<file path="flow/constraint.sdc">
create_clock -name core_clock -period 6.75 [get_ports {clock}]
set_input_delay 1.3500 -clock core_clock [delete_from_list [all_inputs] [get_ports {clock}]]
set_output_delay 1.3500 -clock core_clock [all_outputs]
set_load 0.01 [all_outputs]
</file>
<file path="flow/config.mk">
export PLATFORM = sky130hd
export DESIGN_NAME = aoc_solver_top
export DESIGN_NICKNAME = aoc_solver_top
export VERILOG_FILES = /design/flow/design.v
export SDC_FILE = /design/flow/constraint.sdc
export NUM_CORES = 4
export LEC_CHECK = 0
export ABC_AREA = 1
export CAP_MARGIN = 20
export CELL_PAD_IN_SITES_DETAIL_PLACEMENT = 2
export CORE_ASPECT_RATIO = 1.07
export CORE_MARGIN = 2
export CORE_UTILIZATION = 67
export CTS_CLUSTER_SIZE = 11
export GPL_TIMING_DRIVEN = 0
export HOLD_SLACK_MARGIN = 0.18
export MAX_ROUTING_LAYER = met4
export PLACE_DENSITY = 0.93
export SETUP_SLACK_MARGIN = 1.5
export SLEW_MARGIN = 30
export TNS_END_PERCENT = 45
</file>
<file path="flow/run.sh">
#!/bin/bash
# the make line also repeats each setting of config.mk as NAME=value (left out here)
make -C /OpenROAD-flow-scripts/flow DESIGN_CONFIG=/design/flow/config.mk WORK_HOME=/design/flow/orfs CLKGATE_MAP_FILE= finish
</file>
<file path="flow/design.v">
module aoc_solver_top #(
    parameter WIDTH    = 32,
    parameter HEIGHT   = 32,
    parameter LOG_SIZE = 10
) (
    input         clear,
    input         clock,
    input  [31:0] reg_wdata,
    input         reg_write_strobe,
    input  [3:0]  reg_addr,
    output [31:0] reg_rdata
);
    localparam LATENCY = WIDTH + 5;
    localparam CELLS   = WIDTH * HEIGHT;
    localparam [2:0] S_START    = 3'd0;
    localparam [2:0] S_LOAD     = 3'd1;
    localparam [2:0] S_PROCESS  = 3'd2;
    localparam [2:0] S_CHECK    = 3'd3;
    localparam [2:0] S_FINISHED = 3'd4;
    reg  [LOG_SIZE-1:0] ram_write_addr;
    wire ram_write_en = reg_write_strobe & (reg_addr == 4'd3);
    wire start        = reg_write_strobe & (reg_addr == 4'd0) & reg_wdata[0];
    always @(posedge clock)
        if (clear)
            ram_write_addr <= {LOG_SIZE{1'b0}};
        else if (reg_write_strobe & (reg_addr == 4'd2))
            ram_write_addr <= reg_wdata[LOG_SIZE-1:0];
    reg [2:0]          state;
    reg [LOG_SIZE-1:0] x_count, y_count, read_addr;
    reg [15:0]         total_removed;
    reg                has_changed;
    wire in_load      = (state == S_LOAD);
    wire in_process   = (state == S_PROCESS);
    wire enable_shift = in_load | in_process;
    reg mem [0:(1<<LOG_SIZE)-1];
    reg rd_q0, rd_q1, rd_q2;
    always @(posedge clock)
        if (clear) begin
            rd_q0 <= 1'b0;
            rd_q1 <= 1'b0;
            rd_q2 <= 1'b0;
        end else begin
            rd_q0 <= mem[read_addr];
            rd_q1 <= rd_q0;
            rd_q2 <= rd_q1;
        end
    wire row0 = rd_q2;
    reg [WIDTH-1:0] line1, line2;
    wire row1 = line1[WIDTH-1];
    wire row2 = line2[WIDTH-1];
    reg r0c1, r0c2, r1c1, r1c2, r2c1, r2c2;
    always @(posedge clock)
        if (clear) begin
            line1 <= {WIDTH{1'b0}};
            line2 <= {WIDTH{1'b0}};
            {r0c1, r0c2, r1c1, r1c2, r2c1, r2c2} <= 6'd0;
        end else if (enable_shift) begin
            line1 <= {line1[WIDTH-2:0], row0};
            line2 <= {line2[WIDTH-2:0], row1};
            r0c1 <= row0; r0c2 <= r0c1;
            r1c1 <= row1; r1c2 <= r1c1;
            r2c1 <= row2; r2c2 <= r2c1;
        end
    reg [LOG_SIZE-1:0] cur_x_pipe [0:LATENCY-2];
    reg [LOG_SIZE-1:0] cur_y_pipe [0:LATENCY-2];
    reg [LOG_SIZE-1:0] waddr_pipe [0:LATENCY-1];
    integer i;
    always @(posedge clock)
        if (clear) begin
            for (i = 0; i < LATENCY - 1; i = i + 1) begin
                cur_x_pipe[i] <= {LOG_SIZE{1'b0}};
                cur_y_pipe[i] <= {LOG_SIZE{1'b0}};
            end
            for (i = 0; i < LATENCY; i = i + 1)
                waddr_pipe[i] <= {LOG_SIZE{1'b0}};
        end else begin
            cur_x_pipe[0] <= x_count;
            cur_y_pipe[0] <= y_count;
            for (i = 1; i < LATENCY - 1; i = i + 1) begin
                cur_x_pipe[i] <= cur_x_pipe[i-1];
                cur_y_pipe[i] <= cur_y_pipe[i-1];
            end
            waddr_pipe[0] <= read_addr;
            for (i = 1; i < LATENCY; i = i + 1)
                waddr_pipe[i] <= waddr_pipe[i-1];
        end
    wire [LOG_SIZE-1:0] cur_x      = cur_x_pipe[LATENCY-2];
    wire [LOG_SIZE-1:0] cur_y      = cur_y_pipe[LATENCY-2];
    wire [LOG_SIZE-1:0] write_addr = waddr_pipe[LATENCY-1];
    wire is_left   = (cur_x == 0);
    wire is_right  = (cur_x == WIDTH - 1);
    wire is_top    = (cur_y == 0);
    wire is_bottom = (cur_y == HEIGHT - 1);
    wire n_ul = r2c2 & ~(is_top | is_left);
    wire n_u  = r2c1 & ~is_top;
    wire n_ur = row2 & ~(is_top | is_right);
    wire n_l  = r1c2 & ~is_left;
    wire n_r  = row1 & ~is_right;
    wire n_dl = r0c2 & ~(is_bottom | is_left);
    wire n_d  = r0c1 & ~is_bottom;
    wire n_dr = row0 & ~(is_bottom | is_right);
    wire [3:0] count_now = n_ul + n_u + n_ur + n_l + n_r + n_dl + n_d + n_dr;
    reg [3:0] neighbours_count;
    reg       center_delayed;
    always @(posedge clock)
        if (clear) begin
            neighbours_count <= 4'd0;
            center_delayed   <= 1'b0;
        end else if (enable_shift) begin
            neighbours_count <= count_now;
            center_delayed   <= r1c1;
        end
    wire remove    = in_process & center_delayed & (neighbours_count < 4'd4);
    wire advancing = in_load | (in_process & (read_addr < CELLS));
    wire                mem_we    = ram_write_en | remove;
    wire [LOG_SIZE-1:0] mem_waddr = remove ? write_addr : ram_write_addr;
    wire                mem_wdata = remove ? 1'b0 : reg_wdata[0];
    always @(posedge clock)
        if (mem_we)
            mem[mem_waddr] <= mem_wdata;
    always @(posedge clock)
        if (clear) begin
            state         <= S_START;
            x_count       <= {LOG_SIZE{1'b0}};
            y_count       <= {LOG_SIZE{1'b0}};
            read_addr     <= {LOG_SIZE{1'b0}};
            total_removed <= 16'd0;
            has_changed   <= 1'b0;
        end else begin
            if (advancing) begin
                read_addr <= read_addr + 1'b1;
                if (x_count == WIDTH - 1) begin
                    x_count <= {LOG_SIZE{1'b0}};
                    y_count <= y_count + 1'b1;
                end else
                    x_count <= x_count + 1'b1;
            end
            case (state)
                S_START:
                    if (start) begin
                        total_removed <= 16'd0;
                        read_addr     <= {LOG_SIZE{1'b0}};
                        x_count       <= {LOG_SIZE{1'b0}};
                        y_count       <= {LOG_SIZE{1'b0}};
                        has_changed   <= 1'b0;
                        state         <= S_LOAD;
                    end
                S_LOAD:
                    if (read_addr == LATENCY - 1)
                        state <= S_PROCESS;
                S_PROCESS: begin
                    if (remove) begin
                        has_changed   <= 1'b1;
                        total_removed <= total_removed + 16'd1;
                    end
                    if (write_addr == CELLS - 1)
                        state <= S_CHECK;
                end
                S_CHECK:
                    if (has_changed) begin
                        has_changed <= 1'b0;
                        read_addr   <= {LOG_SIZE{1'b0}};
                        x_count     <= {LOG_SIZE{1'b0}};
                        y_count     <= {LOG_SIZE{1'b0}};
                        state       <= S_LOAD;
                    end else
                        state <= S_FINISHED;
                default: ;
            endcase
        end
    wire done = (state == S_FINISHED);
    assign reg_rdata = (reg_addr == 4'd1) ? {total_removed, 15'd0, done} : 32'd0;
endmodule
</file>
==> results of run 1 <==
through the flow:
| step | cell area (µm²) | hold WS [ps] | setup slack (ps) |
|---|---|---|---|
| floorplan | 82800 | 388 | -4470 |
| global placement | 85100 | 390 | -11050 |
==> flow.log, run 1 <==
[metrics] run summary
INFO  metric status = aborted with a tool error
INFO  metric lastStage = detailed placement (3_5_place_dp)
INFO  metric firstError = Error: detail_place.tcl, 38 bad optional access
INFO  metric mux_share = 0%
INFO  metric number_of_warning_messages_in_the_yosys_log = 4
INFO  metric syn_area_per_cell = 9.16 µm²
INFO  metric xor_share = 0.0741%
INFO  metric routabilityCongestion = 1.11
INFO  metric ys_sh_aoi = 3.24%
INFO  metric ys_chip_area = 0.0827 mm²
INFO  metric synthSimpleGateAreaFrac = 21.0%
INFO  metric synth-cells-yosys = 9032
INFO  metric initial_core_util = 67.4%
INFO  metric port_buffers = 33
INFO  metric fp.dieH = 367 µm
INFO  metric chipArea = 0.126 mm²
INFO  metric ys.flops = 2247
INFO  metric synthDistinctLibCells = 45
INFO  metric synthesis.instances = 9032
INFO  metric die_w = 344 µm
INFO  metric postSynth.topFlopCell = dfxtp_1
INFO  metric ys_top_logic_family = simple AND/OR/NAND/NOR gates
INFO  metric ioPinCount = 71
INFO  metric post_synth_design_cell_area = 0.0827 mm²
INFO  metric synth.top_cells.by_count = nor2_1, inv_1, dfxtp_1, edfxtp_1, nand2_1
INFO  metric std_cell_rows = 133
INFO  metric top_cell_area_share = 37.2%
INFO  metric synthAdderAreaFrac = 0.179%
INFO  metric yosysSeqAreaShare = 66.8%
INFO  metric synthTopCellsByArea = edfxtp_1, dfxtp_1, nor2_1
INFO  metric netlist.top_cell.by_area = edfxtp_1
INFO  metric synth_top_cell_by_count = nor2_1
INFO  metric number_of_synthesized_flops_with_an_enable_pin = 1024
INFO  metric core_area = 0.123 mm²
INFO  metric ys_async_sr_fraction = 0%
==> run 2: changes to the inputs <==
- CELL_PAD_IN_SITES_GLOBAL_PLACEMENT: unset -> 0
- CORE_MARGIN: 2 -> 6
- GPL_ROUTABILITY_DRIVEN: unset -> 0
- SETUP_SLACK_MARGIN: 1.5 -> unset
==> run 2 against run 1 <==
Effect of this change:
- the run again fails in detailed placement (3_5_place_dp)
- die area is 4.6% higher
- area after synthesis stayed put
- synthesized cell count stayed put
==> flow.log, run 2 <==
[metrics] run summary
INFO  metric status = aborted with a tool error
INFO  metric lastStage = detailed placement (3_5_place_dp)
INFO  metric firstError = Error: detail_place.tcl, 38 bad optional access
INFO  metric synth-cells-yosys = 9032 (unchanged)
INFO  metric ys_chip_area = 0.0827 mm² (unchanged)
INFO  metric number_of_warning_messages_in_the_yosys_log = 4 (unchanged)
INFO  metric postSynth.topFlopCell = dfxtp_1
INFO  metric synthAdderAreaFrac = 0.179% (unchanged)
INFO  metric ys_async_sr_fraction = 0% (unchanged)
INFO  metric core_area = 0.122 mm² (-0.75%)
INFO  metric ys.flops = 2247 (unchanged)
INFO  metric initial_core_util = 67.9% (+0.51 points)
INFO  metric synthesis.instances = 9032 (unchanged)
INFO  metric die_w = 352 µm (+2.3%)
INFO  metric ys_top_logic_family = simple AND/OR/NAND/NOR gates
INFO  metric synthDistinctLibCells = 45 (unchanged)
INFO  metric ioPinCount = 71 (unchanged)
INFO  metric xor_share = 0.0741% (unchanged)
INFO  metric fp.dieH = 375 µm (+2.2%)
INFO  metric top_cell_area_share = 37.2% (unchanged)
INFO  metric chipArea = 0.132 mm² (+4.6%)
INFO  metric mux_share = 0% (unchanged)
INFO  metric number_of_synthesized_flops_with_an_enable_pin = 1024 (unchanged)
INFO  metric yosysSeqAreaShare = 66.8% (unchanged)
INFO  metric port_buffers = 33 (unchanged)
INFO  metric synth_top_cell_by_count = nor2_1
INFO  metric std_cell_rows = 132 (-0.75%)
INFO  metric post_synth_design_cell_area = 0.0827 mm² (unchanged)
INFO  metric synthSimpleGateAreaFrac = 21.0% (unchanged)
INFO  metric syn_area_per_cell = 9.16 µm² (unchanged)
INFO  metric synthTopCellsByArea = edfxtp_1, dfxtp_1, nor2_1
INFO  metric synth.top_cells.by_count = nor2_1, inv_1, dfxtp_1, edfxtp_1, nand2_1
INFO  metric ys_sh_aoi = 3.24% (unchanged)
INFO  metric netlist.top_cell.by_area = edfxtp_1
[run 2: metrics by stage]
step,worst slack [ps],instances,cell area (µm²)
after floorplan,-4470,9046,82800
after global placement,-10090,10700,85100
==> run 3: changes to the inputs <==
- CTS_CLUSTER_DIAMETER: unset -> 156
- GPL_ROUTABILITY_DRIVEN: 0 -> 1
- GPL_TIMING_DRIVEN: 0 -> 1
==> run 3 against run 2 <==
Effect of this change:
- the flow again stops in detailed placement (3_5_place_dp)
- synthesized cell count stayed put
- die area stayed put
- area after synthesis did not move
==> flow.log, run 3 <==
[metrics] run summary
INFO  metric status = aborted with a tool error
INFO  metric lastStage = detailed placement (3_5_place_dp)
INFO  metric firstError = Error: detail_place.tcl, 38 bad optional access
INFO  metric core_area = 0.122 mm² (unchanged)
INFO  metric number_of_warning_messages_in_the_yosys_log = 4 (unchanged)
INFO  metric synthDistinctLibCells = 45 (unchanged)
INFO  metric synth_top_cell_by_count = nor2_1
INFO  metric postSynth.topFlopCell = dfxtp_1
INFO  metric initial_core_util = 67.9% (unchanged)
INFO  metric synth.top_cells.by_count = nor2_1, inv_1, dfxtp_1, edfxtp_1, nand2_1
INFO  metric synthAdderAreaFrac = 0.179% (unchanged)
INFO  metric port_buffers = 33 (unchanged)
INFO  metric chipArea = 0.132 mm² (unchanged)
INFO  metric ioPinCount = 71 (unchanged)
INFO  metric xor_share = 0.0741% (unchanged)
INFO  metric ys_sh_aoi = 3.24% (unchanged)
INFO  metric die_w = 352 µm (unchanged)
INFO  metric ys_chip_area = 0.0827 mm² (unchanged)
INFO  metric routabilityCongestion = 0.911
INFO  metric syn_area_per_cell = 9.16 µm² (unchanged)
INFO  metric netlist.top_cell.by_area = edfxtp_1
INFO  metric fp.dieH = 375 µm (unchanged)
INFO  metric synth-cells-yosys = 9032 (unchanged)
INFO  metric top_cell_area_share = 37.2% (unchanged)
INFO  metric synthTopCellsByArea = edfxtp_1, dfxtp_1, nor2_1
INFO  metric yosysSeqAreaShare = 66.8% (unchanged)
INFO  metric ys_top_logic_family = simple AND/OR/NAND/NOR gates
INFO  metric number_of_synthesized_flops_with_an_enable_pin = 1024 (unchanged)
INFO  metric mux_share = 0% (unchanged)
INFO  metric synthSimpleGateAreaFrac = 21.0% (unchanged)
INFO  metric ys_async_sr_fraction = 0% (unchanged)
INFO  metric ys.flops = 2247 (unchanged)
INFO  metric post_synth_design_cell_area = 0.0827 mm² (unchanged)
INFO  metric std_cell_rows = 132 (unchanged)
INFO  metric synthesis.instances = 9032 (unchanged)
[run 3: stage by stage]
step	setup slack, ps	std cells	TNS [ps]	hold slack (ps)	instance area [µm²]
3_3_place_gp	2030	10200	0	390	83400
2_1_floorplan	-4470	9046	-4579070	388	82800
==> run 4: changes to the inputs <==
- ABC_AREA: 1 -> unset
- CELL_PAD_IN_SITES_DETAIL_PLACEMENT: 2 -> unset
- CELL_PAD_IN_SITES_GLOBAL_PLACEMENT: 0 -> 1
- CORE_ASPECT_RATIO: 1.07 -> 0.62
- CORE_MARGIN: 6 -> 2
- CORE_UTILIZATION: 67 -> 68
- CTS_CLUSTER_DIAMETER: 156 -> 222
- CTS_CLUSTER_SIZE: 11 -> unset
- GPL_ROUTABILITY_DRIVEN: 1 -> unset
- GPL_TIMING_DRIVEN: 1 -> 0
- HOLD_SLACK_MARGIN: 0.18 -> unset
- MAX_ROUTING_LAYER: met4 -> unset
- MIN_ROUTING_LAYER: unset -> met1
- PLACE_DENSITY: 0.93 -> unset
- PLACE_DENSITY_LB_ADDON: unset -> 0.09
- SETUP_SLACK_MARGIN: unset -> 0.15
- SLEW_MARGIN: 30 -> 20
- TNS_END_PERCENT: 45 -> 15
- clock period: 6.75 -> 2.73 ns (I/O delays scaled with it)
==> run 4 against run 3 <==
Effect of this change:
- die area shrank 9.6%
- the layout now fails its checks (setup timing)
- area after synthesis shrank 4.1%
- synthesized cell count shrank 32%
==> flow.log, run 4 <==
[flow] collecting metrics
INFO  metric status = failed layout checks
INFO  metric violatedChecks = setup timing
INFO  metric post-route-worst-setup-slack = -1440 ps
INFO  metric power.switching = 13.1 mW
INFO  metric synthesis.instances = 6130 (-32%)
INFO  metric wl_per_cell = 27.7 µm
INFO  metric die_w = 438 µm (+24%)
INFO  metric number_of_synthesized_flops_with_an_enable_pin = 1024 (unchanged)
INFO  metric warning_total_across_the_stage_logs = 54
INFO  metric path_buffers = 4
INFO  metric synthAdderAreaFrac = 0.186% (+0.0077 points)
INFO  metric rsz0062_at_grt = yes
INFO  metric ys_async_sr_fraction = 0% (unchanged)
INFO  metric critPathLaunchType = flop
INFO  metric crit_path_max_incr_delay = 710 ps
INFO  metric vias_per_cell = 6.21
INFO  metric number_of_global_route_vias_before_repair = 46400
INFO  metric xor_share = 0.365% (+0.29 points)
INFO  metric power.combinational.fraction = 1.9%
INFO  metric min_delay_path_depth = 3
INFO  metric synthDistinctLibCells = 77 (+71%)
INFO  metric maxClockFrequency = 0.240 GHz
INFO  metric max_slew_margin = 16.3%
INFO  metric tightestPinTransition = 1260 ps
INFO  metric grt_antenna_before_repair = 10
INFO  metric crit_chain = buf_2, nor2b_1, buf_4, clkbuf_2, clkbuf_2, a211o_1, nand3_1, a311oi_1, nand4_1, o31ai_2
INFO  metric combinationalPower = 1.23 mW
INFO  metric final-comb-area = 0.0227 mm²
INFO  metric timing.rr.start = read_addr[2]
INFO  metric drt-initial-drc-count = 9134
INFO  metric arrival = 4840 ps
INFO  metric yosysSeqAreaShare = 69.7% (+2.9 points)
INFO  metric grt_first_pass_wirelength = 316000 µm
INFO  metric ys.flops = 2247 (unchanged)
INFO  metric skew = 39.3 ps
INFO  metric ioPinCount = 71 (unchanged)
INFO  metric setup_viol = 22
INFO  metric ys_top_logic_family = simple AND/OR/NAND/NOR gates
INFO  metric netlist.top_cell.by_area = edfxtp_1
INFO  metric setup.worst_path.end = rd_q0
INFO  metric ant_nets = 0
INFO  metric number_of_warning_messages_in_the_yosys_log = 4 (unchanged)
INFO  metric slowest_stage = a311oi_1
INFO  metric p_seq = 35.1 mW
INFO  metric place_hpwl = 151000 µm
INFO  metric cts_tree = done
INFO  metric power_density = 689 mW/mm²
INFO  metric top_cell_area_share = 38.8% (+1.6 points)
INFO  metric worstHoldEndpoint = state[0]
INFO  metric criticalPathCategory = flop to flop
INFO  metric synthSimpleGateAreaFrac = 16.6% (-4.4 points)
INFO  metric min_path_type = primary input to flop
INFO  metric mux_share = 7.71% (+7.7 points)
INFO  metric cts_made_buffers = 185
INFO  metric drv_cap = 0
INFO  metric routabilityCongestion = 1.07 (+18%)
INFO  metric netSwitchingFraction = 20.8%
INFO  metric detailroute.via_count = 50900
INFO  metric chipArea = 0.119 mm² (-9.6%)
INFO  metric synth.top_cells.by_count = dfxtp_1, nor2_1, nor2b_1, edfxtp_1, clkbuf_1
INFO  metric drv_slew = 0
INFO  metric cts_num_sinks = 2247
INFO  metric finish.utilization = 79.4%
INFO  metric finalCriticalPeriod = 4170 ps
INFO  metric std_cell_rows = 98 (-26%)
INFO  metric vdd.ir_drop.worst = 0.000673 V
INFO  metric powerClk = 26.7 mW
INFO  metric drt_pre_antenna_iters = 10
INFO  metric route.detailed.drc = 0
INFO  metric synthTopCellsByArea = edfxtp_1, dfxtp_1, nor2b_1
INFO  metric synth_top_cell_by_count = dfxtp_1
INFO  metric whs = 276 ps
INFO  metric share_clk_of_total_power = 42.4%
INFO  metric final_report_hold_violation_count = 0
INFO  metric startpoint = read_addr[2]
INFO  metric fp.dieH = 273 µm (-27%)
INFO  metric grtUsageTotal = 37.4%
INFO  metric internal-power = 50.0 mW
INFO  metric postSynth.topFlopCell = dfxtp_1
INFO  metric path_clk_slew = 70 ps
INFO  metric ys_sh_aoi = 2.72% (-0.52 points)
INFO  metric end_kind = flop
INFO  metric flow.area_growth_from_synthesis = 15.6%
INFO  metric cts_htree_levels = 4
INFO  metric timing.hold.worst.start = reg_addr[0]
INFO  metric ff_latch_area = 0.0552 mm²
INFO  metric worst-endpoint-required = 3400 ps
INFO  metric leakagePower = 31.2 nW
INFO  metric clock_path_buffers = 3
INFO  metric period_used_share = 153%
INFO  metric count_of_filler_cells_inserted_in_the_layout = 6741
INFO  metric critical_path_cell_count = 10
INFO  metric power_leader = sequential cells
INFO  metric port_buffers = 32 (-3.0%)
INFO  metric cpMostUsedCell = clkbuf_2
INFO  metric synth-cells-yosys = 6130 (-32%)
INFO  metric clock-root-buffer = clkbuf_16
INFO  metric drt_wl_total = 227000 µm
INFO  metric globalRoute.totalOverflow = 0
INFO  metric syn_area_per_cell = 12.9 µm² (+41%)
INFO  metric initial_core_util = 68.7% (+0.76 points)
INFO  metric crit_fanout = 10
INFO  metric reg2regPathDepth = 10
INFO  metric fin_nets = 6516
INFO  metric core_area = 0.115 mm² (-5.2%)
INFO  metric worst_skew_pair.late_latency = 840 ps
INFO  metric regToRegEndpoint = rd_q0
INFO  metric power_share_of_the_sequential_group = 55.7%
INFO  metric post_synth_design_cell_area = 0.0793 mm² (-4.1%)
INFO  metric grt_max_degree = 46
INFO  metric r2r_setup_slack = -1440 ps
INFO  metric ys_chip_area = 0.0793 mm² (-4.1%)
INFO  metric critical-path-top-delay-family = buffers and inverters
==> run 4: timing repair <==
| action | in CTS | in global routing |
|---|---|---|
| hold buffers | 0 | 0 |
| gates resized | 579 | 295 |
| pin swaps | 23 | 26 |
| endpoints found under the setup margin | 1466 | 1555 |
| setup buffers | 18 | 42 |
| gates cloned | 2 | 9 |
==> run 4: cell type report <==
type | instances | share of cell area [%]
Sequential cell | 2247 | 60.3
Multi-Input combinational cell | 3403 | 24.8
Clock buffer | 264 | 5.76
Buffer | 473 | 3.93
Tap cell | 1550 | 2.12
Timing Repair Buffer | 136 | 2.10
Clock inverter | 84 | 0.888
Inverter | 21 | 0.0970
Antenna cell | 8 | 0.0218
==> run 4: per-layer routing <==
| metal | global-route usage [%] | vias up | routed length [µm] |
|---|---|---|---|
| met3 | 22.9 | 660 | 44400 |
| met5 | 2.75 | - | 1060 |
| met1 | 52.4 | 24600 | 86400 |
| met2 | 46.7 | 4094 | 85600 |
| li1 | - | 21400 | - |
| met4 | 13.7 | 31 | 9220 |
==> run 4: through the flow <==
stage	worst slack (ps)	setup TNS, ps	cells	area, µm²	total power [mW]
after floorplan	-7970	-8164420	6144	79300	36.5
after global placement	-14260	-	7726	81600	36.9
after detailed placement	-2180	-1057300	7758	82400	36.9
after CTS	-1050	-52540	8126	90400	62.9
after global routing	-1140	-5430	8179	91600	64.4
final	-1440	-4050	8186	91600	63.1
==> run 5: changes to the inputs <==
- ABC_AREA: unset -> 1
- CAP_MARGIN: 20 -> 5
- CELL_PAD_IN_SITES_DETAIL_PLACEMENT: unset -> 0
- CELL_PAD_IN_SITES_GLOBAL_PLACEMENT: 1 -> unset
- CORE_ASPECT_RATIO: 0.62 -> unset
- CORE_UTILIZATION: 68 -> 70
- CTS_CLUSTER_DIAMETER: 222 -> unset
- CTS_CLUSTER_SIZE: unset -> 40
- GPL_TIMING_DRIVEN: 0 -> unset
- HOLD_SLACK_MARGIN: unset -> 0.3
- MIN_ROUTING_LAYER: met1 -> unset
- PLACE_DENSITY: unset -> 0.61
- PLACE_DENSITY_LB_ADDON: 0.09 -> unset
- SETUP_SLACK_MARGIN: 0.15 -> 0.75
- SLEW_MARGIN: 20 -> 30
- TNS_END_PERCENT: 15 -> unset
- clock period: 2.73 -> 3.06 ns (I/O delays scaled with it)
==> run 5 against run 4 <==
Effect of this change:
- the layout still fails its checks (setup timing)
- count of clock-buffer cells in the layout rose by 35
- flip-flop count did not move
- fmax rose by 22%
==> flow.log, run 5 <==
[flow] collecting metrics
INFO  metric status = failed layout checks
INFO  metric violatedChecks = setup timing
INFO  metric fp.dieH = 348 µm (+27%)
INFO  metric critical_path_cell_count = 16 (+6)
INFO  metric crit_chain = nor4_2, nand4_1, inv_2, nor2_2, fa_1, inv_2, fa_1, fa_2, inv_2, ha_4, nand2_2, nor2_1, a31o_2, xor2_1, o21ai_1, inv_1
INFO  metric synth.top_cells.by_count = nor2_1, inv_1, dfxtp_1, edfxtp_1, nand2_1
INFO  metric clock-root-buffer = clkbuf_16
INFO  metric combinationalPower = 1.34 mW (+9%)
INFO  metric globalRoute.totalOverflow = 0 (unchanged)
INFO  metric initial_core_util = 70.3% (+1.6 points)
INFO  metric power_share_of_the_sequential_group = 53.1% (-2.6 points)
INFO  metric period_used_share = 112% (-41 points)
INFO  metric drt_wl_total = 237000 µm (+4.4%)
INFO  metric grt_max_degree = 190 (+310%)
INFO  metric arrival = 4150 ps (-690 ps)
INFO  metric internal-power = 46.7 mW (-6.6%)
INFO  metric synthesis.instances = 9032 (+47%)
INFO  metric ys_sh_aoi = 3.24% (+0.52 points)
INFO  metric ant_nets = 0 (unchanged)
INFO  metric number_of_global_route_vias_before_repair = 59100 (+27%)
INFO  metric detailroute.via_count = 63200 (+24%)
INFO  metric min_delay_path_depth = 2 (-1)
INFO  metric clock_path_buffers = 3 (unchanged)
INFO  metric core_area = 0.118 mm² (+1.9%)
INFO  metric ys.flops = 2247 (unchanged)
INFO  metric postSynth.topFlopCell = dfxtp_1
INFO  metric power.switching = 12.3 mW (-5.8%)
INFO  metric leakagePower = 36.0 nW (+15%)
INFO  metric ys_top_logic_family = simple AND/OR/NAND/NOR gates
INFO  metric worst_skew_pair.late_latency = 860 ps (+20 ps)
INFO  metric path_buffers = 4 (unchanged)
INFO  metric tightestPinTransition = 893 ps (-362 ps)
INFO  metric fin_nets = 9219 (+41%)
INFO  metric routabilityCongestion = 0.838 (-22%)
INFO  metric share_clk_of_total_power = 44.6% (+2.2 points)
INFO  metric cts_made_buffers = 207 (+12%)
INFO  metric path_clk_slew = 60 ps (about the same)
INFO  metric crit_path_max_incr_delay = 540 ps (-170 ps)
INFO  metric count_of_filler_cells_inserted_in_the_layout = 5948 (-12%)
INFO  metric place_hpwl = 104000 µm (-31%)
INFO  metric port_buffers = 33 (+3.1%)
INFO  metric flow.area_growth_from_synthesis = 22.2%
INFO  metric drv_slew = 0 (unchanged)
INFO  metric synthDistinctLibCells = 45 (-42%)
INFO  metric totalPowerFinal = 59.1 mW (-6.4%)
INFO  metric die_w = 348 µm (-21%)
INFO  metric max_slew_margin = 40.5% (+24 points)
INFO  metric end_kind = flop
INFO  metric syn_area_per_cell = 9.16 µm² (-29%)
INFO  metric startpoint = cur_x_pipe[35][2]
INFO  metric regToRegEndpoint = neighbours_count[2]
INFO  metric grtUsageTotal = 35.4% (-2.0 points)
INFO  metric post_synth_design_cell_area = 0.0827 mm² (+4.3%)
INFO  metric wl_per_cell = 21.8 µm (-21%)
INFO  metric powerClk = 26.4 mW (about the same)
INFO  metric cts_tree = done
INFO  metric grt_first_pass_wirelength = 327000 µm (+3.4%)
INFO  metric top_cell_area_share = 37.2% (-1.6 points)
INFO  metric timing.rr.start = cur_x_pipe[35][2]
INFO  metric reg2regPathDepth = 16 (+6)
INFO  metric ff_latch_area = 0.0552 mm² (about the same)
INFO  metric warning_total_across_the_stage_logs = 70 (+30%)
INFO  metric power_leader = sequential cells
INFO  metric whs = 390 ps (+114 ps)
INFO  metric skew = 38.8 ps (-0.490 ps)
INFO  metric cts_num_sinks = 2247 (unchanged)
INFO  metric setup_viol = 2 (-91%)
INFO  metric synth-cells-yosys = 9032 (+47%)
INFO  metric chipArea = 0.121 mm² (+1.3%)
INFO  metric vias_per_cell = 5.80 (-6.6%)
INFO  metric slowest_stage = fa_1
INFO  metric netSwitchingFraction = 20.9% (+0.14 points)
INFO  metric setup.worst_path.end = neighbours_count[2]
INFO  metric critPathLaunchType = flop
INFO  metric grt_antenna_before_repair = 6 (-4)
INFO  metric synth_top_cell_by_count = nor2_1
INFO  metric maxClockFrequency = 0.292 GHz (+22%)
INFO  metric min_path_type = flop to flop
INFO  metric crit_fanout = 2 (-8)
INFO  metric synthTopCellsByArea = edfxtp_1, dfxtp_1, nor2_1
INFO  metric ys_async_sr_fraction = 0% (unchanged)
INFO  metric power.combinational.fraction = 2.3% (+0.4 points)
INFO  metric r2r_setup_slack = -360 ps (+1080 ps)
INFO  metric ys_chip_area = 0.0827 mm² (+4.3%)
INFO  metric vdd.ir_drop.worst = 0.000692 V (+3.0%)
INFO  metric cts_htree_levels = 4 (unchanged)
INFO  metric mux_share = 0% (-7.7 points)
INFO  metric worstHoldEndpoint = cur_y_pipe[35][2]
INFO  metric p_seq = 31.4 mW (-11%)
INFO  metric xor_share = 0.0741% (-0.29 points)
INFO  metric rsz0062_at_grt = yes
INFO  metric number_of_warning_messages_in_the_yosys_log = 4 (unchanged)
INFO  metric final_report_hold_violation_count = 0 (unchanged)
INFO  metric drt_pre_antenna_iters = 7 (-3)
INFO  metric drt-initial-drc-count = 8889 (-2.7%)
INFO  metric number_of_synthesized_flops_with_an_enable_pin = 1024 (unchanged)
INFO  metric post-route-worst-setup-slack = -364 ps (+1080 ps)
INFO  metric worst-endpoint-required = 3790 ps (+390 ps)
INFO  metric yosysSeqAreaShare = 66.8% (-2.9 points)
INFO  metric finalCriticalPeriod = 3420 ps (-746 ps)
INFO  metric synthAdderAreaFrac = 0.179% (-0.0077 points)
INFO  metric netlist.top_cell.by_area = edfxtp_1
INFO  metric critical-path-top-delay-family = adder cells
INFO  metric finish.utilization = 85.9% (+6.5 points)
INFO  metric dp_worst_setup_slack = -524 ps (+1660 ps)
INFO  metric power_density = 584 mW/mm² (-15%)
INFO  metric timing.hold.worst.start = cur_y_pipe[34][2]
INFO  metric final-comb-area = 0.0241 mm² (+6.0%)
INFO  metric std_cell_rows = 126 (+29%)
INFO  metric drv_cap = 0 (unchanged)
INFO  metric criticalPathCategory = flop to flop
INFO  metric synthSimpleGateAreaFrac = 21.0% (+4.4 points)
INFO  metric timing.setup.tns = -512 ps (+3540 ps)
INFO  metric cpMostUsedCell = inv_2
INFO  metric route.detailed.drc = 0 (unchanged)
INFO  metric ioPinCount = 71 (unchanged)
-- run 5: layer usage --
layer	global-route usage [%]	vias to the layer above	part of all wire, %
met2	57.9	4281	45
li1	-	28100	-
met1	42.6	29400	33
met3	7.81	1385	13
met4	22.8	4	8.7
met5	0	-	0.011
-- run 5: layout make-up --
cell class                      instances  share of cell area, %
Timing Repair inverter                  4                 0.0421
Antenna cell                            4                0.00990
Sequential cell                      2247                   54.7
Timing Repair Buffer                  491                   7.82
Tap cell                             1536                   1.90
Clock buffer                          299                   6.08
Clock inverter                         86                  0.898
Inverter                             1264                   4.75
Multi-Input combinational cell       4955                   23.8
-- run 5: through the flow --
step           cells  cell area (µm²)
2_1_floorplan   9046            82800
3_3_place_gp   10300            85600
3_5_place_dp   10300            85600
4_1_cts        10800            97000
5_1_grt        10900           101000
6_report       10900           101000
-- run 5: what timing repair did --
action                      CTS  global route
hold buffers                  1             0
hold endpoints to repair     33             0
pin swaps                    85           283
setup buffers                69            33
resized                     597           656
gates cloned                 54            57
setup endpoints to repair  1049          1084
==> run 6: changes to the inputs <==
- CAP_MARGIN: 5 -> 20
- CELL_PAD_IN_SITES_DETAIL_PLACEMENT: 0 -> unset
- CORE_UTILIZATION: 70 -> 63
- CTS_CLUSTER_SIZE: 40 -> unset
- HOLD_SLACK_MARGIN: 0.3 -> unset
- PLACE_DENSITY: 0.61 -> unset
- SETUP_SLACK_MARGIN: 0.75 -> unset
- SLEW_MARGIN: 30 -> 20
- clock period: 3.06 -> 2.29 ns (I/O delays scaled with it)
==> run 6 against run 5 <==
Effect of this change:
- the layout still fails its checks (setup timing)
- routed wire length is 2.9% lower
- power is 33% higher
- cell count is 3.4% higher
- flip-flop count stayed put
- critical endpoint unchanged
- largest power group unchanged
==> flow.log, run 6 <==
[flow] collecting metrics
INFO  metric crit_path_max_incr_delay = 540 ps (about the same)
INFO  metric totalPowerFinal = 78.8 mW (+33%)
INFO  metric ys_async_sr_fraction = 0% (unchanged)
INFO  metric count_of_filler_cells_inserted_in_the_layout = 8627 (+45%)
INFO  metric finish.utilization = 78.2% (-7.8 points)
INFO  metric route.detailed.drc = 0 (unchanged)
INFO  metric ff_latch_area = 0.0553 mm² (about the same)
INFO  metric grtUsageTotal = 31.5% (-3.9 points)
INFO  metric postSynth.topFlopCell = dfxtp_1
INFO  metric post-route-worst-setup-slack = -1040 ps (-680 ps)
INFO  metric warning_total_across_the_stage_logs = 70 (unchanged)
INFO  metric path_clk_slew = 60 ps (about the same)
INFO  metric regToRegEndpoint = neighbours_count[2]
INFO  metric clock_path_buffers = 3 (unchanged)
INFO  metric port_buffers = 33 (unchanged)
INFO  metric power_share_of_the_sequential_group = 53.2% (about the same)
INFO  metric number_of_warning_messages_in_the_yosys_log = 4 (unchanged)
INFO  metric worst_skew_pair.late_latency = 850 ps (about the same)
INFO  metric drt_pre_antenna_iters = 6 (-1)
INFO  metric cpMostUsedCell = inv_2
INFO  metric crit_chain = nor4_4, nand4_1, inv_2, nor2_2, fa_1, inv_2, fa_1, fa_2, inv_2, ha_4, nand2_2, nor2_1, a31o_2, xor2_1, o21ai_1, inv_1
INFO  metric timing.hold.worst.start = reg_wdata[7]
INFO  metric yosysSeqAreaShare = 66.8% (unchanged)
INFO  metric top_cell_area_share = 37.2% (unchanged)
INFO  metric maxClockFrequency = 0.300 GHz (+2.7%)
INFO  metric status = failed layout checks
INFO  metric synthAdderAreaFrac = 0.179% (unchanged)
INFO  metric crit_fanout = 2 (unchanged)
INFO  metric placed_standard_cell_area = 0.0885 mm² (+3.4%)
INFO  metric routabilityCongestion = 0.888 (+6.1%)
INFO  metric timing.setup.tns = -299240 ps (-298730 ps)
INFO  metric worstHoldEndpoint = ram_write_addr[7]
INFO  metric synthesis.instances = 9032 (unchanged)
INFO  metric ys_sh_aoi = 3.24% (unchanged)
INFO  metric critPathLaunchType = flop
INFO  metric timing.rr.start = cur_x_pipe[35][2]
INFO  metric period_used_share = 146% (+34 points)
INFO  metric synthSimpleGateAreaFrac = 21.0% (unchanged)
INFO  metric power.combinational.fraction = 2.2% (about the same)
INFO  metric fin_nets = 9393 (+1.9%)
INFO  metric xor_share = 0.0741% (unchanged)
INFO  metric number_of_synthesized_flops_with_an_enable_pin = 1024 (unchanged)
INFO  metric post_synth_design_cell_area = 0.0827 mm² (unchanged)
INFO  metric netlist.top_cell.by_area = edfxtp_1
INFO  metric ant_nets = 0 (unchanged)
INFO  metric mux_share = 0% (unchanged)
INFO  metric grt_max_degree = 182 (-4.2%)
INFO  metric ioPinCount = 71 (unchanged)
INFO  metric syn_area_per_cell = 9.16 µm² (unchanged)
INFO  metric power_leader = sequential cells
INFO  metric synth.top_cells.by_count = nor2_1, inv_1, dfxtp_1, edfxtp_1, nand2_1
INFO  metric grt_antenna_before_repair = 3 (-3)
INFO  metric globalRoute.totalOverflow = 0 (unchanged)
INFO  metric worst-endpoint-required = 3020 ps (-770 ps)
INFO  metric end_kind = flop
INFO  metric tightestPinTransition = 774 ps (-119 ps)
INFO  metric rsz0062_at_grt = yes
INFO  metric initial_core_util = 63.7% (-6.6 points)
INFO  metric internal-power = 62.4 mW (+34%)
INFO  metric vias_per_cell = 5.43 (-6.4%)
INFO  metric synth-cells-yosys = 9032 (unchanged)
INFO  metric min_delay_path_depth = 3 (+1)
INFO  metric vdd.ir_drop.worst = 0.000762 V (+10%)
INFO  metric critical_path_cell_count = 16 (unchanged)
INFO  metric chipArea = 0.134 mm² (+11%)
INFO  metric dp_worst_setup_slack = -1250 ps (-722 ps)
INFO  metric core_area = 0.130 mm² (+10%)
INFO  metric ys.flops = 2247 (unchanged)
INFO  metric path_buffers = 4 (unchanged)
INFO  metric finalCriticalPeriod = 3330 ps (-89.6 ps)
INFO  metric share_clk_of_total_power = 44.6% (about the same)
INFO  metric grt_first_pass_wirelength = 326000 µm (-0.38%)
INFO  metric min_path_type = primary input to flop
INFO  metric flow.area_growth_from_synthesis = 22.7%
INFO  metric cts_made_buffers = 213 (+2.9%)
INFO  metric r2r_setup_slack = -1040 ps (-680 ps)
INFO  metric dp_cells = 10700 (+4.2%)
INFO  metric final_cell_count_no_fill = 11300 (+3.4%)
INFO  metric p_seq = 41.9 mW (+33%)
INFO  metric design_area = 0.101 mm² (+0.40%)
INFO  metric violatedChecks = setup timing
INFO  metric drt-initial-drc-count = 7223 (-19%)
INFO  metric synthDistinctLibCells = 45 (unchanged)
INFO  metric std_cell_rows = 132 (+4.8%)
INFO  metric die_w = 366 µm (+5.3%)
INFO  metric slowest_stage = fa_1
INFO  metric skew = 46.0 ps (+7.24 ps)
INFO  metric setup.worst_path.end = neighbours_count[2]
INFO  metric power.switching = 16.3 mW (+32%)
INFO  metric final-comb-area = 0.0229 mm² (-5.0%)
INFO  metric netSwitchingFraction = 20.7% (-0.16 points)
INFO  metric arrival = 4060 ps (-90 ps)
INFO  metric detailroute.via_count = 61100 (-3.2%)
INFO  metric max_slew_margin = 48.4% (+7.9 points)
INFO  metric cts_tree = done
INFO  metric ys_chip_area = 0.0827 mm² (unchanged)
INFO  metric ys_top_logic_family = simple AND/OR/NAND/NOR gates
INFO  metric fp.dieH = 366 µm (+5.3%)
INFO  metric drv_slew = 0 (unchanged)
INFO  metric leakagePower = 36.9 nW (+2.6%)
INFO  metric drv_cap = 0 (unchanged)
INFO  metric reg2regPathDepth = 16 (unchanged)
INFO  metric place_hpwl = 118000 µm (+13%)
INFO  metric synthTopCellsByArea = edfxtp_1, dfxtp_1, nor2_1
INFO  metric criticalPathCategory = flop to flop
INFO  metric whs = 269 ps (-121 ps)
INFO  metric power_density = 776 mW/mm² (+33%)
INFO  metric final_report_hold_violation_count = 0 (unchanged)
INFO  metric synth_top_cell_by_count = nor2_1
INFO  metric clock-root-buffer = clkbuf_16
INFO  metric startpoint = cur_x_pipe[35][2]
INFO  metric setup_viol = 1043 (+1041)
INFO  metric wl_per_cell = 20.4 µm (-6.1%)
INFO  metric cts_num_sinks = 2247 (unchanged)
INFO  metric combinationalPower = 1.70 mW (+27%)
INFO  metric powerClk = 35.1 mW (+33%)
INFO  metric number_of_global_route_vias_before_repair = 57100 (-3.3%)
INFO  metric critical-path-top-delay-family = adder cells
INFO  metric cts_htree_levels = 4 (unchanged)
INFO  metric drt_wl_total = 230000 µm (-2.9%)
-- run 6: area by class of cell --
cell class                 instances  area share, %
timing repair buffer             666           9.12
sequential                      2247           54.5
multi-input combinational       4952           22.6
tap                             1742           2.15
clock inverter                    73          0.819
clock buffer                     315           6.18
inverter                        1264           4.72
antenna                            2        0.00493
-- run 6: layer usage --
layer	vias up	share of wire [%]	global-route usage [%]
met5	-	0.026	0
met3	751	11	6.27
met1	28900	36	39.5
li1	28400	-	-
met4	4	6.5	15.0
met2	3120	46	52.6
-- run 6: repair_timing --
item,4_1_cts,5_1_grt
endpoints found under the setup margin,1045,1055
pin swaps,34,107
buffers inserted,16,43
cloned,27,71
resized,226,599
hold endpoints to repair,2,0
hold buffers,1,0
==> run 7: changes to the inputs <==
- CELL_PAD_IN_SITES_DETAIL_PLACEMENT: unset -> 0
- CORE_ASPECT_RATIO: unset -> 1.07
- CORE_UTILIZATION: 63 -> 67
- CTS_CLUSTER_SIZE: unset -> 11
- GPL_TIMING_DRIVEN: unset -> 0
- HOLD_SLACK_MARGIN: unset -> 0.09
- MAX_ROUTING_LAYER: unset -> met4
- PLACE_DENSITY: unset -> 0.93
- SLEW_MARGIN: 20 -> 30
- TNS_END_PERCENT: unset -> 45
- clock period: 2.29 -> 6.75 ns (I/O delays scaled with it)
==> run 7 against run 6 <==
Effect of this change:
- the run now finishes clean
- clock power is 67% lower
- flip-flop count is the same
- register-to-register slack better by 3300 ps
- largest cell class unchanged
==> flow.log, run 7 <==
[flow] collecting metrics
INFO  metric regToRegEndpoint = rd_q0
INFO  metric power_share_of_the_sequential_group = 54.0% (+0.8 points)
INFO  metric criticalPathCategory = primary input to output pin
INFO  metric use_met2 = 70.3% (+18 points)
INFO  metric vias_per_cell = 6.10 (+12%)
INFO  metric setup.worst_path.end = reg_rdata[21]
INFO  metric ctsResizeCount = 0 (-100%)
INFO  metric cts.hold.buffers_added = 0 (-1)
INFO  metric core_area = 0.123 mm² (-5.5%)
INFO  metric internal-power = 20.6 mW (-67%)
INFO  metric chipArea = 0.126 mm² (-5.9%)
INFO  metric power.switching = 5.79 mW (-65%)
INFO  metric setup_viol = 0 (-100%)
INFO  metric warning_total_across_the_stage_logs = 53 (-24%)
INFO  metric slowest_stage = clkdlybuf4s50_1
INFO  metric drv_slew = 0 (unchanged)
INFO  metric reg2regPathDepth = 13 (-3)
INFO  metric timing.hold.worst.start = cur_x_pipe[9][7]
INFO  metric min_path_type = flop to flop
INFO  metric cts_tree = done
INFO  metric critical_path_cell_count = 6 (-10)
INFO  metric period_used_share = 70.9% (-75 points)
INFO  metric worst-endpoint-required = 5400 ps (+2380 ps)
INFO  metric finalCriticalPeriod = 4790 ps
INFO  metric clock_path_buffers = 3 (unchanged)
INFO  metric power.combinational.fraction = 2.4% (+0.2 points)
INFO  metric finish.utilization = 75.6% (-2.5 points)
INFO  metric port_buffers = 33 (unchanged)
INFO  metric fin_nets = 9398 (+0.053%)
INFO  metric crit_path_max_incr_delay = 550 ps (about the same)
INFO  metric final-comb-area = 0.0203 mm² (-11%)
INFO  metric wl_per_cell = 27.5 µm (+35%)
INFO  metric post_synth_design_cell_area = 0.0827 mm² (unchanged)
INFO  metric ys_sh_aoi = 3.24% (unchanged)
INFO  metric crit_fanout = 10 (+8)
INFO  metric final_report_hold_violation_count = 0 (unchanged)
INFO  metric synthesis.instances = 9032 (unchanged)
INFO  metric critPathLaunchType = primary input
INFO  metric max_slew_margin = 15.2% (-33 points)
INFO  metric startpoint = reg_addr[3]
INFO  metric count_of_filler_cells_inserted_in_the_layout = 7604 (-12%)
INFO  metric mux_share = 0% (unchanged)
INFO  metric post_cts_buffers = 0 (-16)
INFO  metric die_w = 344 µm (-6.2%)
INFO  metric r2r_setup_slack = 2230 ps (+3270 ps)
INFO  metric tightestPinTransition = 1270 ps (+499 ps)
INFO  metric powerClk = 11.5 mW (-67%)
INFO  metric initial_core_util = 67.4% (+3.7 points)
INFO  metric synth-cells-yosys = 9032 (unchanged)
INFO  metric flow.area_growth_from_synthesis = 12.2%
INFO  metric dp_cells = 10700 (+0.22%)
INFO  metric vdd.ir_drop.worst = 0.000281 V (-63%)
INFO  metric share_clk_of_total_power = 43.6% (-1.0 points)
INFO  metric synthSimpleGateAreaFrac = 21.0% (unchanged)
INFO  metric yosysSeqAreaShare = 66.8% (unchanged)
INFO  metric std_cell_rows = 133 (+0.76%)
INFO  metric ff_latch_area = 0.0552 mm² (about the same)
INFO  metric rsz0062_at_grt = no
INFO  metric globalRoute.totalOverflow = 0 (unchanged)
INFO  metric grt_antenna_before_repair = 28 (+25)
INFO  metric synth_top_cell_by_count = nor2_1
INFO  metric top_cell_area_share = 37.2% (unchanged)
INFO  metric skew = 79.6 ps (+33.6 ps)
INFO  metric ys_chip_area = 0.0827 mm² (unchanged)
INFO  metric detailroute.via_count = 67600 (+11%)
INFO  metric route.detailed.drc = 0 (unchanged)
INFO  metric p_seq = 14.2 mW (-66%)
INFO  metric final_cell_count_no_fill = 11100 (-1.7%)
INFO  metric critical-path-top-delay-family = buffers and inverters
INFO  metric number_of_warning_messages_in_the_yosys_log = 4 (unchanged)
INFO  metric number_of_synthesized_flops_with_an_enable_pin = 1024 (unchanged)
INFO  metric timing.rr.start = read_addr[1]
INFO  metric grtUsageTotal = 49.2% (+18 points)
INFO  metric path_clk_slew = 60 ps (about the same)
INFO  metric cts_made_buffers = 227 (+6.6%)
INFO  metric ant_nets = 0 (unchanged)
INFO  metric ys_top_logic_family = simple AND/OR/NAND/NOR gates
INFO  metric routabilityCongestion = 1.11 (+25%)
INFO  metric ys.flops = 2247 (unchanged)
INFO  metric drt_pre_antenna_iters = 12 (+6)
INFO  metric arrival = 3440 ps (-620 ps)
INFO  metric worst_skew_pair.late_latency = 930 ps (+80 ps)
INFO  metric synth.top_cells.by_count = nor2_1, inv_1, dfxtp_1, edfxtp_1, nand2_1
INFO  metric path_buffers = 3 (-1)
INFO  metric place_hpwl = 191000 µm (+62%)
INFO  metric power_leader = sequential cells
INFO  metric number_of_global_route_vias_before_repair = 65300 (+14%)
INFO  metric min_delay_path_depth = 2 (-1)
INFO  metric synthTopCellsByArea = edfxtp_1, dfxtp_1, nor2_1
INFO  metric worstHoldEndpoint = cur_x_pipe[10][7]
INFO  metric use_met1 = 56.1% (+17 points)
INFO  metric ys_async_sr_fraction = 0% (unchanged)
INFO  metric grt_first_pass_wirelength = 427000 µm (+31%)
INFO  metric postSynth.topFlopCell = dfxtp_1
INFO  metric grt_util_met3 = 18.8% (+13 points)
INFO  metric status = finished clean
INFO  metric synthAdderAreaFrac = 0.179% (unchanged)
INFO  metric drt-initial-drc-count = 13200 (+82%)
INFO  metric end_kind = output pin
INFO  metric clock-root-buffer = clkbuf_16
INFO  metric cts_num_sinks = 2247 (unchanged)
INFO  metric grt.busiest_layer = met2
INFO  metric netlist.top_cell.by_area = edfxtp_1
INFO  metric maxClockFrequency = 0.209 GHz
INFO  metric syn_area_per_cell = 9.16 µm² (unchanged)
INFO  metric crit_chain = clkdlybuf4s50_1, nor2_1, nand2_1, clkbuf_1, nor2_1, clkdlybuf4s50_1
INFO  metric drt_wl_total = 304000 µm (+32%)
INFO  metric leakagePower = 33.1 nW (-10%)
INFO  metric synthDistinctLibCells = 45 (unchanged)
INFO  metric drv_cap = 0 (unchanged)
INFO  metric xor_share = 0.0741% (unchanged)
INFO  metric combinationalPower = 0.640 mW
INFO  metric fp.dieH = 367 µm (+0.30%)
INFO  metric ioPinCount = 71 (unchanged)
INFO  metric cts_htree_levels = 4 (unchanged)
INFO  metric grt_max_degree = 44 (-76%)
INFO  metric netSwitchingFraction = 22.0% (+1.2 points)
INFO  metric power_density = 284 mW/mm² (-63%)
-- run 7: per-layer routing --
metal | wire length [µm] | up-vias | part of all wire (%)
li1 | - | 28300 | -
met1 | 96500 | 31500 | 32
met2 | 130000 | 6060 | 43
met3 | 49000 | 1741 | 16
met4 | 29400 | 0 | 9.7
met5 | 0 | - | 0
-- run 7: final cells by class --
cell class | instances | area share [%]
clock buffer | 279 | 6.40
clock inverter | 26 | 0.499
timing repair buffer | 74 | 1.47
antenna | 30 | 0.0809
multi-input combinational | 4952 | 21.9
tap | 1620 | 2.19
inverter | 1264 | 5.13
sequential | 2247 | 59.5
buffer | 583 | 2.77
-- run 7: per-stage QoR --
stage / hold WS, ps / setup WS [ps] / area, µm² / TNS (ps) / total power [mW]
final: 382 / 1960 / 92800 / 0 / 26.4
after global routing: 398 / 1850 / 92700 / 0 / 26.7
after CTS: 370 / 1960 / 92700 / 0 / 26.2
after detailed placement: 392 / 1960 / 86300 / 0 / 15.1
after global placement: 390 / -11050 / 85100 / - / 15.1
after floorplan: 388 / -4470 / 82800 / -4579070 / 14.8
==> run 8: changes to the inputs <==
- ABC_AREA: 1 -> unset
- CAP_MARGIN: 20 -> 5
- CORE_ASPECT_RATIO: 1.07 -> unset
- CORE_UTILIZATION: 67 -> 72
- CTS_CLUSTER_SIZE: 11 -> 50
- GPL_TIMING_DRIVEN: 0 -> unset
- HOLD_SLACK_MARGIN: 0.09 -> -0.08
- MAX_ROUTING_LAYER: met4 -> unset
- PLACE_DENSITY: 0.93 -> 0.61
- SETUP_SLACK_MARGIN: unset -> 0.75
- SLEW_MARGIN: 30 -> 5
- TNS_END_PERCENT: 45 -> unset
- clock period: 6.75 -> 3.06 ns (I/O delays scaled with it)
==> run 8 against run 7 <==
Effect of this change:
- now fails the layout checks on setup timing
- count of clock-buffer cells in the layout grew 21
- first-iteration DRC count shrank 59%
- clock skew is 46 ps lower
- critical path depth is 10 higher
- sequential power grew 120%
- area after synthesis is 4.1% lower
- flip-flop count unchanged
- largest cell class unchanged
==> flow.log, run 8 <==
[flow] collecting metrics
INFO  metric grt_antenna_before_repair = 4 (-86%)
INFO  metric design_area = 0.0907 mm² (-2.3%)
INFO  metric drv_cap = 0 (unchanged)
INFO  metric cts_num_sinks = 2247 (unchanged)
INFO  metric share_clk_of_total_power = 44.9% (+1.3 points)
INFO  metric maxClockFrequency = 0.267 GHz
INFO  metric crit_path_max_incr_delay = 530 ps (-20 ps)
INFO  metric chipArea = 0.113 mm² (-11%)
INFO  metric startpoint = cur_y_pipe[35][7]
INFO  metric ioPinCount = 71 (unchanged)
INFO  metric grt_util_met3 = 7.08% (-12 points)
INFO  metric netlist.top_cell.by_area = edfxtp_1
INFO  metric totalPowerFinal = 58.3 mW (+120%)
INFO  metric ys_top_logic_family = simple AND/OR/NAND/NOR gates
INFO  metric use_met2 = 49.1% (-21 points)
INFO  metric drt_wl_total = 176000 µm (-42%)
INFO  metric count_of_filler_cells_inserted_in_the_layout = 5666 (-25%)
INFO  metric vdd.ir_drop.worst = 0.000569 V (+100%)
INFO  metric setup.worst_path.end = neighbours_count[2]
INFO  metric leakagePower = 30.7 nW (-7.2%)
INFO  metric yosysSeqAreaShare = 69.7% (+2.9 points)
INFO  metric route.detailed.drc = 0 (unchanged)
INFO  metric number_of_warning_messages_in_the_yosys_log = 4 (unchanged)
INFO  metric tightestPinTransition = 1050 ps (-223 ps)
INFO  metric cts_made_buffers = 207 (-8.8%)
INFO  metric grt.busiest_layer = met2
INFO  metric ys_chip_area = 0.0793 mm² (-4.1%)
INFO  metric drv_slew = 0 (unchanged)
INFO  metric combinationalPower = 0.787 mW (+23%)
INFO  metric regToRegEndpoint = neighbours_count[2]
INFO  metric finalCriticalPeriod = 3740 ps
INFO  metric number_of_global_route_vias_before_repair = 45000 (-31%)
INFO  metric synth.top_cells.by_count = dfxtp_1, nor2_1, nor2b_1, edfxtp_1, clkbuf_1
INFO  metric synthDistinctLibCells = 77 (+71%)
INFO  metric fin_nets = 6314 (-33%)
INFO  metric cts.hold.buffers_added = 0 (unchanged)
INFO  metric r2r_setup_slack = -680 ps (-2910 ps)
INFO  metric post-route-worst-setup-slack = -680 ps (-2640 ps)
INFO  metric path_buffers = 2 (-1)
INFO  metric end_kind = flop
INFO  metric whs = 206 ps (-176 ps)
INFO  metric grt_first_pass_wirelength = 261000 µm (-39%)
INFO  metric die_w = 336 µm (-2.3%)
INFO  metric power.switching = 11.5 mW (+99%)
INFO  metric clock-root-buffer = clkbuf_16
INFO  metric mux_share = 7.71% (+7.7 points)
INFO  metric use_met1 = 41.5% (-15 points)
INFO  metric cts_tree = done
INFO  metric drt_pre_antenna_iters = 6 (-6)
INFO  metric placed_standard_cell_area = 0.0825 mm² (-4.3%)
INFO  metric arrival = 4460 ps (+1020 ps)
INFO  metric std_cell_rows = 121 (-9.0%)
INFO  metric timing.setup.tns = -1350 ps (-1350 ps)
INFO  metric ys.flops = 2247 (unchanged)
INFO  metric critical-path-top-delay-family = adder cells
INFO  metric final_report_hold_violation_count = 0 (unchanged)
INFO  metric rsz0062_at_grt = yes
INFO  metric crit_fanout = 3 (-7)
INFO  metric timing.rr.start = cur_y_pipe[35][7]
INFO  metric cts_htree_levels = 4 (unchanged)
INFO  metric synth-cells-yosys = 6130 (-32%)
INFO  metric detailroute.via_count = 46700 (-31%)
INFO  metric top_cell_area_share = 38.8% (+1.6 points)
INFO  metric routabilityCongestion = 0.882 (-21%)
INFO  metric skew = 33.3 ps (-46.3 ps)
INFO  metric netSwitchingFraction = 19.7% (-2.2 points)
INFO  metric worstHoldEndpoint = waddr_pipe[1][9]
INFO  metric port_buffers = 33 (unchanged)
INFO  metric ys_sh_aoi = 2.72% (-0.52 points)
INFO  metric powerClk = 26.2 mW (+130%)
INFO  metric slowest_stage = or4_4
INFO  metric min_delay_path_depth = 2 (unchanged)
INFO  metric synthSimpleGateAreaFrac = 16.6% (-4.4 points)
INFO  metric grt_max_degree = 249 (+470%)
INFO  metric place_hpwl = 98700 µm (-48%)
INFO  metric critPathLaunchType = flop
INFO  metric synthTopCellsByArea = edfxtp_1, dfxtp_1, nor2b_1
INFO  metric postSynth.topFlopCell = dfxtp_1
INFO  metric initial_core_util = 72.7% (+5.3 points)
INFO  metric reg2regPathDepth = 16 (+3)
INFO  metric critical_path_cell_count = 16 (+10)
INFO  metric power_share_of_the_sequential_group = 53.8% (-0.2 points)
INFO  metric min_path_type = primary input to flop
INFO  metric ys_async_sr_fraction = 0% (unchanged)
INFO  metric internal-power = 46.8 mW (+130%)
INFO  metric period_used_share = 122% (+51 points)
INFO  metric globalRoute.totalOverflow = 0 (unchanged)
INFO  metric power_density = 643 mW/mm² (+130%)
INFO  metric synth_top_cell_by_count = dfxtp_1
INFO  metric core_area = 0.109 mm² (-11%)
INFO  metric timing.hold.worst.start = clear
INFO  metric wl_per_cell = 22.3 µm (-19%)
INFO  metric criticalPathCategory = flop to flop
INFO  metric power.combinational.fraction = 1.3% (-1.1 points)
INFO  metric crit_chain = or4_4, nor2_4, nand3_4, and2_4, fa_1, inv_2, fa_1, fa_2, inv_2, ha_4, nand2_2, nor2_2, a31oi_2, xnor2_1, nand2_1, a21oi_2
INFO  metric fp.dieH = 336 µm (-8.6%)
INFO  metric worst-endpoint-required = 3780 ps (-1620 ps)
INFO  metric violatedChecks = setup timing
INFO  metric number_of_synthesized_flops_with_an_enable_pin = 1024 (unchanged)
INFO  metric status = failed layout checks
INFO  metric grtUsageTotal = 31.0% (-18 points)
INFO  metric drt-initial-drc-count = 5394 (-59%)
INFO  metric p_seq = 31.4 mW (+120%)
INFO  metric worst_skew_pair.late_latency = 810 ps (-120 ps)
INFO  metric flow.area_growth_from_synthesis = 14.4%
INFO  metric max_slew_margin = 30.0% (+15 points)
INFO  metric synthesis.instances = 6130 (-32%)
INFO  metric post_synth_design_cell_area = 0.0793 mm² (-4.1%)
INFO  metric clock_path_buffers = 3 (unchanged)
INFO  metric power_leader = sequential cells
INFO  metric syn_area_per_cell = 12.9 µm² (+41%)
INFO  metric path_clk_slew = 60 ps (about the same)
INFO  metric setup_viol = 2 (+2)
INFO  metric ant_nets = 0 (unchanged)
INFO  metric synthAdderAreaFrac = 0.186% (+0.0077 points)
INFO  metric vias_per_cell = 5.94 (-2.7%)
INFO  metric warning_total_across_the_stage_logs = 79 (+49%)
INFO  metric xor_share = 0.365% (+0.29 points)
run 8: area by class of cell:
type | instances | area (µm²) | share of cell area [%]
Timing Repair Buffer | 385 | 4080 | 4.50
Sequential cell | 2247 | 55300 | 60.9
Tap cell | 1414 | 1770 | 1.95
Clock inverter | 89 | 1010 | 1.11
Antenna cell | 6 | 15.0 | 0.0166
Multi-Input combinational cell | 3403 | 22300 | 24.6
Clock buffer | 300 | 6120 | 6.75
Inverter | 21 | 81.3 | 0.0897
run 8: timing repair:
item | 4_1_cts | 5_1_grt
setup endpoints to repair | 1061 | 1665
cloned | 6 | 1
pin swaps | 17 | 19
gates resized | 166 | 63
setup buffers | 27 | 14
hold endpoints to repair | 0 | 0
run 8: per-layer routing:
layer	vias to the layer above	share of wire, %
met5	-	0.13
li1	21000	-
met1	22700	37
met3	504	12
met4	4	4.2
met2	2530	47
run 8: per-stage QoR:
stage / worst slack (ps) / cells / utilization [%]
after floorplan: -7640 / 6144 / -
after global placement: -828 / 7422 / 75.7
after detailed placement: -783 / 7422 / 75.7
after CTS: -649 / 7844 / 82.8
after global routing: -802 / 7859 / 83.2
final: -680 / 7865 / 83.2
==> run 9: changes to the inputs <==
- ABC_AREA: unset -> 1
- CELL_PAD_IN_SITES_DETAIL_PLACEMENT: 0 -> 2
- CELL_PAD_IN_SITES_GLOBAL_PLACEMENT: unset -> 0
- CORE_ASPECT_RATIO: unset -> 1.35
- CORE_MARGIN: 2 -> 10
- CORE_UTILIZATION: 72 -> 26
- CTS_CLUSTER_SIZE: 50 -> unset
- HOLD_SLACK_MARGIN: -0.08 -> unset
- MIN_ROUTING_LAYER: unset -> met2
- PLACE_DENSITY: 0.61 -> 0.63
- SETUP_SLACK_MARGIN: 0.75 -> -0.2
- SLEW_MARGIN: 5 -> 20
- TNS_END_PERCENT: unset -> 15
- clock period: 3.06 -> 5.0 ns (I/O delays scaled with it)
==> run 9 against run 8 <==
Effect of this change:
- the run now fails in global routing (5_1_grt)
- synthesized cell count is 47% higher
- area after synthesis is 4.3% higher
- die area grew to 3.0 times the previous value
==> flow.log, run 9 <==
[metrics] run summary
INFO  metric cts.hold.buffers_added = 0 (unchanged)
INFO  metric cts_htree_levels = 4 (unchanged)
INFO  metric ys.flops = 2247 (unchanged)
INFO  metric synth-cells-yosys = 9032 (+47%)
INFO  metric clock_path_buffers = 3 (unchanged)
INFO  metric cts_made_buffers = 219 (+5.8%)
INFO  metric number_of_warning_messages_in_the_yosys_log = 4 (unchanged)
INFO  metric die_w = 505 µm (+51%)
INFO  metric initial_core_util = 26.1% (-47 points)
INFO  metric postSynth.topFlopCell = dfxtp_1
INFO  metric ys_sh_aoi = 3.24% (+0.52 points)
INFO  metric core_area = 0.317 mm² (+190%)
INFO  metric yosysSeqAreaShare = 66.8% (-2.9 points)
INFO  metric ys_chip_area = 0.0827 mm² (+4.3%)
INFO  metric synthesis.instances = 9032 (+47%)
INFO  metric mux_share = 0% (-7.7 points)
INFO  metric netlist.top_cell.by_area = edfxtp_1
INFO  metric post_cts_buffers = 0 (-100%)
INFO  metric clock-root-buffer = clkbuf_16
INFO  metric xor_share = 0.0741% (-0.29 points)
INFO  metric ctsResizeCount = 0 (-100%)
INFO  metric place_hpwl = 222000 µm (+120%)
INFO  metric routabilityCongestion = 0.784 (-11%)
INFO  metric std_cell_rows = 240 (+98%)
INFO  metric top_cell_area_share = 37.2% (-1.6 points)
INFO  metric lastStage = global routing (5_1_grt)
INFO  metric firstError = [ERROR GRT-0116] Global routing finished with congestion. Check the congestion regions in the DRC Viewer.
INFO  metric ys_top_logic_family = simple AND/OR/NAND/NOR gates
INFO  metric chipArea = 0.341 mm² (+200%)
INFO  metric synthTopCellsByArea = edfxtp_1, dfxtp_1, nor2_1
INFO  metric port_buffers = 33 (unchanged)
INFO  metric fp.dieH = 675 µm (+100%)
INFO  metric synthSimpleGateAreaFrac = 21.0% (+4.4 points)
INFO  metric post_synth_design_cell_area = 0.0827 mm² (+4.3%)
INFO  metric number_of_synthesized_flops_with_an_enable_pin = 1024 (unchanged)
INFO  metric synth.top_cells.by_count = nor2_1, inv_1, dfxtp_1, edfxtp_1, nand2_1
INFO  metric synthAdderAreaFrac = 0.179% (-0.0077 points)
INFO  metric cts_num_sinks = 2247 (unchanged)
INFO  metric globalRoute.totalOverflow = 3
INFO  metric ys_async_sr_fraction = 0% (unchanged)
INFO  metric syn_area_per_cell = 9.16 µm² (-29%)
INFO  metric ioPinCount = 71 (unchanged)
INFO  metric grtUsageTotal = 38.1%
INFO  metric synth_top_cell_by_count = nor2_1
INFO  metric synthDistinctLibCells = 45 (-42%)
INFO  metric status = aborted with a tool error
## run 9: per-stage QoR
| step | cell area, µm² | std cells | power [mW] | setup slack, ps | setup TNS [ps] |
|---|---|---|---|---|---|
| global placement | 87500 | 12900 | 20.2 | 965 | 0 |
| detailed placement | 87500 | 12900 | 20.2 | 659 | 0 |
| floorplan | 82800 | 9046 | 20.0 | -5870 | -6012670 |
| CTS | 94800 | 13300 | 37.9 | 551 | 0 |
## run 9: metal layers
metal,GRT overflow,global-route usage (%)
met3,1,40.1
met5,0,13.9
met4,1,31.0
met1,-,-
met2,1,42.4
Power and IR drop assume default switching activity.
